==> trial 77: inputs <==
Design emaxi, start of the top module:
module emaxi( 
   wr_wait, rd_wait, rr_access, rr_packet, m_axi_awid, m_axi_awaddr,
   m_axi_awlen, m_axi_awsize, m_axi_awburst, m_axi_awlock,
   m_axi_awcache, m_axi_awprot, m_axi_awqos, m_axi_awvalid, m_axi_wid,
   m_axi_wdata, m_axi_wstrb, m_axi_wlast, m_axi_wvalid, m_axi_bready,
   m_axi_arid, m_axi_araddr, m_axi_arlen, m_axi_arsize, m_axi_arburst,
   m_axi_arlock, m_axi_arcache, m_axi_arprot, m_axi_arqos,
   m_axi_arvalid, m_axi_rready,
   wr_access, wr_packet, rd_access, rd_packet, rr_wait, m_axi_aclk,
   m_axi_aresetn, m_axi_awready, m_axi_wready, m_axi_bid, m_axi_bresp,
   m_axi_bvalid, m_axi_arready, m_axi_rid, m_axi_rdata, m_axi_rresp,
   m_axi_rlast, m_axi_rvalid
   );
clock: 2.16 ns
lec_check: 0
abc_area: 1
cap_margin: 20
cell_pad_in_sites_global_placement: 1
core_aspect_ratio: 1.26
core_margin: 2
core_utilization: 30
gpl_routability_driven: 0
max_routing_layer: met5
min_routing_layer: met2
place_density_lb_addon: 0.02
setup_slack_margin: -0.06
slew_margin: 20
tns_end_percent: 60
run.sh (not shown) runs the stock make flow with config.mk's settings and CLKGATE_MAP_FILE=.
==> trial 56: changes against trial 77 <==
ABC_AREA = default   (was 1)
CELL_PAD_IN_SITES_GLOBAL_PLACEMENT = default   (was 1)
CORE_ASPECT_RATIO = default   (was 1.26)
CORE_UTILIZATION = 72   (was 30)
CTS_CLUSTER_SIZE = 58   (was default)
GPL_ROUTABILITY_DRIVEN = default   (was 0)
MAX_ROUTING_LAYER = default   (was met5)
MIN_ROUTING_LAYER = default   (was met2)
PLACE_DENSITY = 0.39   (was default)
PLACE_DENSITY_LB_ADDON = default   (was 0.02)
SETUP_SLACK_MARGIN = -0.19   (was -0.06)
TNS_END_PERCENT = default   (was 60)
==> flow/constraint.sdc (replaced) <==
create_clock -name core_clock -period 2.0 [get_ports {m_axi_aclk}]
set_input_delay 0.4000 -clock core_clock [delete_from_list [all_inputs] [get_ports {m_axi_aclk}]]
set_output_delay 0.4000 -clock core_clock [all_outputs]
set_load 0.01 [all_outputs]
==> qor summary <==
|  | trial 56 | trial 77 |
|---|---|---|
| Status | finished with violations | finished with violations |
| Reasons for failing layout checks | setup timing | setup timing |
| Met2 track demand over resource in global routing | 71.7% | 38.2% |
| Arr. time, crit path | 3.28 ns | 2.84 ns |
| Proportion of power drawn by the clock network | 29.0% | 30.3% |
| Routed wire length per instance | 38.8 um | 25.1 um |
| Cells after Synth | 4217 | 6472 |
| Summed standard-cell area reported by yosys | 67500 um2 | 69800 um2 |
| Height of the die | 310 um | 546 um |
| Number of standard cells reported by yosys | 4217 | 6472 |
| Global routing usage on met3 | 13.2% | 44.0% |
| Slew at the pin closest to its max-slew limit | 1.24 ns | 1.02 ns |
| Cell Count, Final, Fillers Out | 6451 | 10500 |
| Die Outline Area | 96200 um2 | 237000 um2 |
| Global-route wire length before repair | 311000 um | 369000 um |
| Number of clock buffer instances in the layout | 241 | 268 |
| Starting utilization of the core area | 72.5% | 30.2% |

* * *

==> ember: inputs <==
Starting RTL as in the previous note.
clock: 2.47 ns
lec_check: 0
cap_margin: 20
core_margin: 2
core_utilization: 33
gpl_routability_driven: 1
place_density_lb_addon: 0.05
setup_slack_margin: -0.17
slew_margin: 20
==> xenon: changes against ember <==
==> flow/config.mk (replaced) <==
export PLATFORM = sky130hd
export DESIGN_NAME = emaxi
export DESIGN_NICKNAME = emaxi
export VERILOG_FILES = /design/flow/design.v
export SDC_FILE = /design/flow/constraint.sdc
export NUM_CORES = 4
export LEC_CHECK = 0
export ABC_AREA = 1
export CAP_MARGIN = 20
export CORE_MARGIN = 2
export CORE_UTILIZATION = 70
export CTS_CLUSTER_SIZE = 88
export PLACE_DENSITY = 0.38
export SLEW_MARGIN = 20
==> flow/constraint.sdc (replaced) <==
create_clock -name core_clock -period 2.02 [get_ports {m_axi_aclk}]
set_input_delay 0.4040 -clock core_clock [delete_from_list [all_inputs] [get_ports {m_axi_aclk}]]
set_output_delay 0.4040 -clock core_clock [all_outputs]
set_load 0.01 [all_outputs]
==> flow_summary.ini <==
; implementation run metrics
[status]
status = finished with violations
so.violations = negative setup slack

[synth]
synthSimpleGateAreaFrac_pct = 19.5

[final_timing]
fin_ws_ps = -351
setup_violations = 41
[end of results for xenon]
==> flow_summary.ini <==
; implementation run metrics
[final_layout]
clkbuf_count = 252

[status]
so.violations = negative setup slack
status = finished with violations

[final_timing]
maxSlewViolCount = 0
setup_violations = 5
fin_ws_ps = -39.3
[end of results for ember]
Power and IR drop assume default switching activity.
